// jericalla_evolucion
module jericalla_evolucion(
    input  wire        clk,
    input  wire        reset,
    input  wire [6:0]  cantidad_instrucciones,
    output wire [6:0]  imem_addr,
    input  wire [18:0] imem_data,
    output reg  [31:0] data_out,
    output reg         zf,
    output reg         valid,
    output wire        done
);
clock: 3.11 ns
lec_check: 0
abc_area: 1
cap_margin: 20
core_aspect_ratio: 0.96
core_margin: 2
core_utilization: 72
cts_cluster_diameter: 204
cts_cluster_size: 13
gpl_routability_driven: 0
gpl_timing_driven: 1
min_routing_layer: met1
setup_slack_margin: 0.54
slew_margin: 20
run.sh (not shown) runs the stock make flow with config.mk's settings and CLKGATE_MAP_FILE=.
Rerun with:
Settings changed: ABC_AREA 1 to not set, CORE_ASPECT_RATIO 0.96 to not set, CTS_CLUSTER_DIAMETER 204 to 366, GPL_ROUTABILITY_DRIVEN 0 to not set, GPL_TIMING_DRIVEN 1 to not set, MIN_ROUTING_LAYER met1 to not set, SETUP_SLACK_MARGIN 0.54 to not set.
What happened:
- This time the run finished with negative setup slack left
- clock power climbs by about 3%
- design area is about the same
- via count drops by 26%
- core utilization drops by 0.56 points
- die size climbs by about 0.75%
- routed wire length drops by about 11%


## oak
Starting RTL as in the previous note.
==> flow/config.mk <==
export PLATFORM = sky130hd
export DESIGN_NAME = jericalla_evolucion
export DESIGN_NICKNAME = jericalla_evolucion
export VERILOG_FILES = /design/flow/design.v
export SDC_FILE = /design/flow/constraint.sdc
export NUM_CORES = 4
export LEC_CHECK = 0
export CAP_MARGIN = 20
export CORE_MARGIN = 2
export CORE_UTILIZATION = 40
export CTS_CLUSTER_DIAMETER = 155
export HOLD_SLACK_MARGIN = 0.18
export PLACE_DENSITY_LB_ADDON = 0.07
export SLEW_MARGIN = 20
export TNS_END_PERCENT = 95
==> flow/constraint.sdc <==
create_clock -name core_clock -period 3.52 [get_ports {clk}]
set_input_delay 0.7040 -clock core_clock [delete_from_list [all_inputs] [get_ports {clk}]]
set_output_delay 0.7040 -clock core_clock [all_outputs]
set_load 0.01 [all_outputs]
oak completed end to end with timing, DRC and antenna clean.
Input-level comparison between pine and oak:
Settings: HOLD_SLACK_MARGIN: 0.18 -> unset; PLACE_DENSITY_LB_ADDON: 0.07 -> unset; TNS_END_PERCENT: 95 -> unset; CTS_CLUSTER_DIAMETER: 155 -> unset; the clock period (ns, I/O delays scaled along): 3.52 -> 10.0.
## What came out
The maximum ir drop on the vdd rail of pine falls short of that of oak by 59%.
pine ended with every stage complete and zero timing, DRC or antenna violations.
Setup slack was higher in pine than in oak.
| cell depth of the worst flop-to-flop path | pine vs oak | 4 lower |
Compare oak and pine | area overhead of the layout relative to synthesis higher: oak
oak reports its last element of the critical path as resultado[13]$_DFFE_PP_ while pine reports banco_de_registros_inst.mem[28][8]$_SDFFCE_PN0P_.
oak vs pine, path category of the worst min-delay check: in -> reg vs reg -> reg
Hold slack on pine is up relative to oak.
[diff] routed wire length, pine relative to oak: improvement
On endpoint arrival time on the critical path, the higher figure sits with pine, not oak.
met2 routing resource usage after global routing came out lower on pine than on oak.


== raven ==
jericalla_evolucion again, from the RTL that the note above started with.
export LEC_CHECK = 0
export CAP_MARGIN = 20
export CORE_MARGIN = 2
export CORE_UTILIZATION = 40
export CTS_CLUSTER_DIAMETER = 58
export MAX_ROUTING_LAYER = met4
export SLEW_MARGIN = 20
create_clock -name core_clock -period 10.0 [get_ports {clk}]
raven finished all stages; the layout is clean.
Changes in harbor relative to raven:
- swapping 40 for 70 in CORE_UTILIZATION
- clearing MAX_ROUTING_LAYER, which used to be met4
- clearing CTS_CLUSTER_DIAMETER, which used to be 58
- putting SETUP_SLACK_MARGIN at 0.71 where nothing was set
- swapping 10.0 for 3.11 in the clock period (ns, I/O delays scaled along)
Notes after the runs:
harbor: complete, dirty (negative setup slack). In the reports for raven and harbor, the smaller synthesis-to-layout area growth belongs to raven. The core of harbor is more densely filled than that of raven. Cmp raven and harbor / met2 capacity usage during global routing / higher: harbor. The final clock period utilization by the worst path in harbor sits 57 points above the value recorded for raven. When the final numbers for raven and harbor were put side by side, the critical path depth turned out to be greater in harbor. Delta (harbor minus raven): wire length went up by 13%; total power per unit cell area higher. NOTE: count of clock-buffer cells in the layout in harbor falls short of that of raven. Going from raven to harbor, total inserted antenna cells up 8, proportion of power drawn by the clock network down 3.3 points.
--- input diff harbor..fjord ---
- changing CORE_UTILIZATION from 70 to 72
- setting CTS_CLUSTER_SIZE to 13 for the first time
- setting GPL_ROUTABILITY_DRIVEN to 0 for the first time
- setting ABC_AREA to 1 for the first time
- setting CTS_CLUSTER_DIAMETER to 381 for the first time
- changing SETUP_SLACK_MARGIN from 0.71 to 0.54
- setting MIN_ROUTING_LAYER to met1 for the first time
- setting GPL_TIMING_DRIVEN to 1 for the first time
- setting CORE_ASPECT_RATIO to 0.96 for the first time
- setting PLACE_DENSITY_LB_ADDON to 0.14 for the first time
### Flow results
Out of fjord and harbor, the only run to close with the timing, design-rule and antenna checks passing was fjord.
A dominant non-sequential cell family after synthesis of multiplexers is what harbor shows, while AND-OR/OR-AND gates belongs to fjord.
Highest achievable clock rate: fjord vs harbor up 29%
After detailed routing, harbor needs less wire than fjord.
Against harbor, fjord reports a met2 track utilization from global routing that is higher.
[inputs] yarrow vs fjord
- CTS_CLUSTER_DIAMETER changed from 381 to 259
- PLACE_DENSITY_LB_ADDON changed from 0.14 to 0.11
- CORE_UTILIZATION changed from 72 to 70
- ABC_AREA removed (was 1)
- SETUP_SLACK_MARGIN changed from 0.54 to 1.36
- the clock period (ns, I/O delays scaled along) changed from 3.11 to 5.33
==> comparison <==
- yarrow completed; timing, DRC and antenna clean
- After detailed routing, fjord needs more wire than yarrow.
- Per the comparison of yarrow with fjord, number of antenna cells inserted fell 3; HPWL after detailed placement fell 22%; synthesis area per yosys rose about 0.8%.
- yarrow against fjord: worst hold slack shows an increase of 0.073 ns; area fraction in compound gates after synthesis shows a reduction of 13 points.
> inputs changed (yarrow -> indigo)
- CORE_ASPECT_RATIO: 0.96 -> unset
- CORE_UTILIZATION: 70 -> 72
- GPL_ROUTABILITY_DRIVEN: 0 -> unset
- GPL_TIMING_DRIVEN: 1 -> unset
- PLACE_DENSITY_LB_ADDON: 0.11 -> unset
- MIN_ROUTING_LAYER: met1 -> unset
- CTS_CLUSTER_DIAMETER: 259 -> unset
- SETUP_SLACK_MARGIN: 1.36 -> unset
- the clock period (ns, I/O delays scaled along): 5.33 -> 3.11
--- outcome ---
Final checks on indigo, whose flow otherwise completed, came back failing, citing negative setup slack. Re static power due to leakage: indigo is 2.6 nW up on yarrow. Clock buffer and inverter area fraction after layout is higher on indigo. Going from yarrow to indigo, power consumption grows by about 90%. indigo falls short of yarrow in number of vias in the routed layout. Number of antenna repair diodes: indigo higher than yarrow.


## v1
jericalla_evolucion again, from the RTL that the note above started with.
clock: 10.0 ns
lec_check: 0
cap_margin: 20
core_margin: 2
core_utilization: 40
cts_cluster_diameter: 155
place_density_lb_addon: 0.07
slew_margin: 20
v1 finished every stage and its layout cleared the timing, design-rule and antenna checks.
[inputs] v46 vs v1
Settings: CORE_UTILIZATION now 63, was 40; CTS_CLUSTER_DIAMETER no longer set, was 155; PLACE_DENSITY_LB_ADDON no longer set, was 0.07; the clock period (ns, I/O delays scaled along) now 14.3, was 10.0.
==> comparison <==
v46 against v1: detailed-route wire length now smaller; total routing usage reported by global routing now larger. Delta(first-pass GRT wire length, v46 - v1) < 0.
[inputs] v25 vs v46
Settings: putting PLACE_DENSITY_LB_ADDON at 0.2 where nothing was set; putting ABC_AREA at 1 where nothing was set; swapping 63 for 72 in CORE_UTILIZATION; putting CTS_CLUSTER_SIZE at 87 where nothing was set; swapping 14.3 for 3.11 in the clock period (ns, I/O delays scaled along).
--- outcome ---
Going from v46 to v25, clock-buffer cell count picked up an extra about 0.75%; total routed wirelength picked up an extra 30%; hold slack lost 0.13 ns.
Compared with v46, well-tap cell count in v25 decreased by more than 10%.
The global-route wire length before repair number comes out lower for v46 vs v25.
Global-route usage, v25 and v46, higher one = v25.
Going from v46 to v25, the number of diodes added for antenna fixing was found to have gone up by 14.
Relative contribution of the clock network to total power came out lower on v25 than on v46.
In v25 the implementation completed, yet the final layout does not meet the checks, the culprit being setup timing.
v46 | stages: all done | timing, DRC, antenna: all pass
According to the power report, total power for v25 is higher than for v46.
Changes in v48 relative to v25:
Settings: a deleted PLACE_DENSITY_LB_ADDON that had been 0.2; an added SETUP_SLACK_MARGIN of 1.29; a deleted ABC_AREA that had been 1; a change of CTS_CLUSTER_SIZE from 87 to 63; an added CTS_CLUSTER_DIAMETER of 46; a change of the clock period (ns, I/O delays scaled along) from 3.11 to 9.54.
Results
- The flow did not stop early for v48: all stages ran, and the layout cleared the timing, design-rule and antenna checks.
- The higher synthesized cell count of v48 and v25 is in v25.
- v48 has more setup slack than v25.
- Changes observed in v48 relative to v25: pin count of the biggest net entering global routing now larger; number of nets in the layout moved down; post-synthesis share of cell area spent on and-or and or-and gates lost 13 points; met3 usage fell by 11 points.
- Looking at total vias in the final route across both flows, v48 is the stronger of the two, with v25 trailing.
- Sort v48 and v25 by utilization of the core after routing, descending, and v25 comes first.
- Total power: v48 and v25 compared, lower one is v48


lane 2:
Starting RTL as in the previous note.
Settings: LEC_CHECK=0, CAP_MARGIN=20, CORE_ASPECT_RATIO=0.96, CORE_MARGIN=2, CORE_UTILIZATION=68, CTS_CLUSTER_SIZE=35, GPL_ROUTABILITY_DRIVEN=1, GPL_TIMING_DRIVEN=1, HOLD_SLACK_MARGIN=0.17, MIN_ROUTING_LAYER=met1, SETUP_SLACK_MARGIN=1.6, SLEW_MARGIN=20; clock period 11.3 ns.
Lane 2: all stages complete, timing, DRC and antenna checks passed
Modified inputs, lane 1 compared to lane 2
- SETUP_SLACK_MARGIN changed from 1.6 to 0.3
- CTS_CLUSTER_SIZE removed (was 35)
- MIN_ROUTING_LAYER removed (was met1)
- ABC_AREA newly set to 1
- GPL_TIMING_DRIVEN removed (was 1)
- GPL_ROUTABILITY_DRIVEN removed (was 1)
- CORE_UTILIZATION changed from 68 to 70
- HOLD_SLACK_MARGIN removed (was 0.17)
- CORE_ASPECT_RATIO removed (was 0.96)
- the clock period (ns, I/O delays scaled along) changed from 11.3 to 3.11
==> results <==
On clock-cell share of area, lane 2 and lane 1 are basically level. The proportion of power drawn by the clock network of lane 1 is lower than that of lane 2. Going from lane 2 to lane 1, number of standard cells in the layout, taps in and fillers out grows by 3,728. Via count (lower): lane 2. Lane 2 reports its path class of the lowest-slack min-delay path as reg -> reg while lane 1 reports in -> reg. Lane 2 → lane 1: normalized max-slew margin picked up an extra 3.5 points, die area dropped 5500 um2, sequential cell area neither gained nor lost much. Lane 1 consumes more power than lane 2 does. The flow for lane 1 finished, though final verification flagged setup timing. The run showing the greater number of cells in Yosys stat is lane 1.


## P
The RTL this note starts from:
==> flow/design.v <==
module contador_de_programa(
    input  wire       clk,
    input  wire       reset,
    input  wire [6:0] cantidad_instrucciones,
    output reg  [1:0] fase,
    output reg  [6:0] o_contador,
    output reg        done
);
wire [6:0] siguiente = o_contador + 7'd1;
always @(posedge clk) begin
    if (reset) begin
        fase       <= 2'd0;
        o_contador <= 7'd0;
        done       <= (cantidad_instrucciones == 7'd0);
    end else if (!done) begin
        if (fase == 2'd2) begin
            fase       <= 2'd0;
            o_contador <= siguiente;
            if (siguiente == cantidad_instrucciones)
                done <= 1'b1;
        end else begin
            fase <= fase + 2'd1;
        end
    end
end
endmodule
module unidad_control
(
    input  [3:0] instruction,
    output reg       write_enable_RB,
    output reg       read_ram,
    output reg       write_ram,
    output reg [3:0] alu_opcode,
    output reg       valido
);
always @* begin
    write_enable_RB = 1'b0;
    read_ram        = 1'b0;
    write_ram       = 1'b0;
    alu_opcode      = 4'b0000;
    valido          = 1'b1;
    case (instruction)
        4'b0000: begin write_enable_RB = 1'b1; alu_opcode = 4'b0000; end  
        4'b0001: begin write_enable_RB = 1'b1; alu_opcode = 4'b0001; end  
        4'b0010: begin write_enable_RB = 1'b1; alu_opcode = 4'b0010; end  
        4'b0011: begin write_enable_RB = 1'b1; alu_opcode = 4'b0110; end  
        4'b0100: begin write_enable_RB = 1'b1; alu_opcode = 4'b0111; end  
        4'b0101: begin write_enable_RB = 1'b1; alu_opcode = 4'b1100; end  
        4'b0110: write_ram = 1'b1;                                         
        4'b0111: read_ram  = 1'b1;                                         
        default: valido = 1'b0;                                            
    endcase
end
endmodule
module alu(
    input  [3:0]      op,
    input  [31:0]     din1_alu,
    input  [31:0]     din2_alu,
    output reg [31:0] result_alu
);
always @* begin
    case (op)
        4'b0000: result_alu = din1_alu & din2_alu;
        4'b0001: result_alu = din1_alu | din2_alu;
        4'b0010: result_alu = din1_alu + din2_alu;
        4'b0110: result_alu = din1_alu - din2_alu;
        4'b0111: result_alu = (din1_alu < din2_alu) ? 32'd1 : 32'd0;
        4'b1100: result_alu = ~(din1_alu | din2_alu);
        default: result_alu = 32'd0;
    endcase
end
endmodule
module banco_de_registros(
    input  wire        clk,
    input  wire        reset,
    input  wire [4:0]  read_address_1,
    input  wire [4:0]  read_address_2,
    input  wire [4:0]  write_address,
    input  wire [31:0] data_write,
    input  wire        write_enable,
    output wire [31:0] data_register_1,
    output wire [31:0] data_register_2
);
reg [31:0] mem [0:31];
function [31:0] valor_inicial(input [4:0] r);
    case (r)
        5'd0:  valor_inicial = 32'h000000DE;
        5'd1:  valor_inicial = 32'h0000006F;
        5'd2:  valor_inicial = 32'h00000064;
        5'd3:  valor_inicial = 32'h000000C8;
        5'd7:  valor_inicial = 32'h00000014;
        5'd8:  valor_inicial = 32'h00000015;
        5'd9:  valor_inicial = 32'h00000016;
        5'd10: valor_inicial = 32'h00000052;
        5'd11: valor_inicial = 32'h0000001B;
        5'd12: valor_inicial = 32'h7FFFFFF3;
        5'd16: valor_inicial = 32'h00000017;
        5'd17: valor_inicial = 32'h00000018;
        5'd18: valor_inicial = 32'h00000019;
        default: valor_inicial = 32'h00000000;
    endcase
endfunction
integer i;
always @(posedge clk) begin
    if (reset) begin
        for (i = 0; i < 32; i = i + 1)
            mem[i] <= valor_inicial(i[4:0]);
    end else if (write_enable) begin
        mem[write_address] <= data_write;
    end
end
assign data_register_1 = mem[read_address_1];
assign data_register_2 = mem[read_address_2];
endmodule
module ram(
    input  wire        clk,
    input  wire [31:0] address,
    input  wire [31:0] din,
    input  wire        write_enable,
    output wire [31:0] dout
);
reg [31:0] mem [0:31];
always @(posedge clk) begin
    if (write_enable)
        mem[address[4:0]] <= din;
end
assign dout = mem[address[4:0]];
endmodule
module jericalla_evolucion(
    input  wire        clk,
    input  wire        reset,
    input  wire [6:0]  cantidad_instrucciones,
    output wire [6:0]  imem_addr,
    input  wire [18:0] imem_data,
    output reg  [31:0] data_out,
    output reg         zf,
    output reg         valid,
    output wire        done
);
wire [1:0] fase;
wire [6:0] pc;
contador_de_programa contador_de_programa_inst(
    .clk(clk),
    .reset(reset),
    .cantidad_instrucciones(cantidad_instrucciones),
    .fase(fase),
    .o_contador(pc),
    .done(done)
);
assign imem_addr = pc;
wire       cu_we_rb, cu_read_ram, cu_write_ram, cu_valido;
wire [3:0] cu_alu_opcode;
unidad_control unidad_control_inst(
    .instruction(imem_data[18:15]),
    .write_enable_RB(cu_we_rb),
    .read_ram(cu_read_ram),
    .write_ram(cu_write_ram),
    .alu_opcode(cu_alu_opcode),
    .valido(cu_valido)
);
wire [31:0] rb_dr1, rb_dr2;
reg  [31:0] resultado;
reg        b1_we_rb, b1_read_ram, b1_write_ram, b1_valido;
reg [3:0]  b1_alu_opcode;
reg [4:0]  b1_rd;
reg [31:0] b1_dr1, b1_dr2;
reg        b2_we_rb, b2_valido;
reg [4:0]  b2_rd;
wire activo = !done;
banco_de_registros banco_de_registros_inst(
    .clk(clk),
    .reset(reset),
    .read_address_1(imem_data[9:5]),
    .read_address_2(imem_data[4:0]),
    .write_address(b2_rd),
    .data_write(resultado),
    .write_enable(activo && fase == 2'd2 && b2_we_rb),
    .data_register_1(rb_dr1),
    .data_register_2(rb_dr2)
);
wire [31:0] alu_result;
alu alu_inst(
    .op(b1_alu_opcode),
    .din1_alu(b1_dr1),
    .din2_alu(b1_dr2),
    .result_alu(alu_result)
);
wire [31:0] ram_dout;
ram ram_inst(
    .clk(clk),
    .address(b1_dr1),
    .din(b1_dr2),
    .write_enable(activo && fase == 2'd1 && b1_write_ram),
    .dout(ram_dout)
);
always @(posedge clk) begin
    if (reset) begin
        b1_we_rb  <= 1'b0;
        b1_read_ram <= 1'b0;
        b1_write_ram <= 1'b0;
        b1_valido <= 1'b0;
        b2_we_rb  <= 1'b0;
        b2_valido <= 1'b0;
        valid     <= 1'b0;
        zf        <= 1'b0;
    end else begin
        valid <= 1'b0;
        if (activo) begin
            case (fase)
                2'd0: begin
                    b1_we_rb      <= cu_we_rb;
                    b1_read_ram   <= cu_read_ram;
                    b1_write_ram  <= cu_write_ram;
                    b1_valido     <= cu_valido;
                    b1_alu_opcode <= cu_alu_opcode;
                    b1_rd         <= imem_data[14:10];
                    b1_dr1        <= rb_dr1;
                    b1_dr2        <= rb_dr2;
                end
                2'd1: begin
                    b2_we_rb  <= b1_we_rb;
                    b2_valido <= b1_valido;
                    b2_rd     <= b1_rd;
                    if (b1_read_ram)
                        resultado <= ram_dout;
                    else if (b1_write_ram)
                        resultado <= b1_dr2;
                    else
                        resultado <= alu_result;
                end
                default: begin
                    valid    <= b2_valido;
                    data_out <= resultado;
                    if (b2_we_rb)
                        zf <= (resultado == 32'd0);
                end
            endcase
        end
    end
end
endmodule
Settings: LEC_CHECK=0, CAP_MARGIN=40, CORE_ASPECT_RATIO=0.96, CORE_MARGIN=2, CORE_UTILIZATION=72, CTS_CLUSTER_DIAMETER=259, CTS_CLUSTER_SIZE=13, GPL_ROUTABILITY_DRIVEN=0, GPL_TIMING_DRIVEN=1, MIN_ROUTING_LAYER=met1, PLACE_DENSITY=0.43, SETUP_SLACK_MARGIN=-0.31, SLEW_MARGIN=40; clock period 3.12 ns.
P finished all stages; however, its layout fails the closing checks, the failures being negative setup slack.
What Q does differently from P at the input level:
==> flow/config.mk <==
export PLATFORM = sky130hd
export DESIGN_NAME = jericalla_evolucion
export DESIGN_NICKNAME = jericalla_evolucion
export VERILOG_FILES = /design/flow/design.v
export SDC_FILE = /design/flow/constraint.sdc
export NUM_CORES = 4
export LEC_CHECK = 0
export CAP_MARGIN = 20
export CORE_MARGIN = 2
export CORE_UTILIZATION = 40
export SLEW_MARGIN = 20
==> flow/constraint.sdc <==
create_clock -name core_clock -period 5.6 [get_ports {clk}]
set_input_delay 1.1200 -clock core_clock [delete_from_list [all_inputs] [get_ports {clk}]]
set_output_delay 1.1200 -clock core_clock [all_outputs]
set_load 0.01 [all_outputs]
### Flow results
From P to Q the numbers moved as follows: core occupancy in the finished layout lower, via count of the first global-routing pass shows a reduction of 5169, number of vias in the routed layout went down 5002, final area moved up.
Summary of P and Q: one run falls short of a clean finish, namely P.
From the logs: P reached the end of the flow and failed the layout checks with negative setup slack.
### Q -> R
--- a/flow/config.mk
+++ b/flow/config.mk
@@ -10 +10,2 @@
-export CORE_UTILIZATION = 40
+export CORE_UTILIZATION = 57
+export CTS_CLUSTER_DIAMETER = 46
==> flow/constraint.sdc <==
create_clock -name core_clock -period 7.86 [get_ports {clk}]
set_input_delay 1.5720 -clock core_clock [delete_from_list [all_inputs] [get_ports {clk}]]
set_output_delay 1.5720 -clock core_clock [all_outputs]
set_load 0.01 [all_outputs]
### Flow results
Between Q and R, the aggregate negative setup slack does not differ in any meaningful way. Relative to Q, the wire length measured on R has decreased slightly. R against Q: area after synthesis shows no meaningful change; first-pass GRT wire length went down about 0.8%. Compared to Q, R shows a wider setup margin. Looking at highest clock rate, R sits 11% lower than Q does. Summary — power dissipated in the clock network, R relative to Q: lower, by about 20%. Sequential cell area share: R > Q. On global-route usage: between Q and R, it ends up lower for Q. Non-clock buffer count was lower in R than in Q.
#### Input delta (S over R)
--- a/flow/config.mk
+++ b/flow/config.mk
@@ -10,2 +10 @@
-export CORE_UTILIZATION = 57
-export CTS_CLUSTER_DIAMETER = 46
+export CORE_UTILIZATION = 70
==> flow/constraint.sdc <==
create_clock -name core_clock -period 3.11 [get_ports {clk}]
set_input_delay 0.6220 -clock core_clock [delete_from_list [all_inputs] [get_ports {clk}]]
set_output_delay 0.6220 -clock core_clock [all_outputs]
set_load 0.01 [all_outputs]
Findings:
- The layout from S, despite a flow that completed every stage, fails the layout checks, with the failing checks listed as negative setup slack.
- Comparing S and R, required time of the critical path is lower on S.
- Against R, S comes in 8 higher on critical path depth.
- Comparing S and R, the lower net switching power of the design is on R.
- S improves on R in sum of routed wire length over all layers.
- Compared to R, S has share of total power in combinational logic 1.8 points higher.
No activity file was given, so power comes from the tool's default toggle rates.
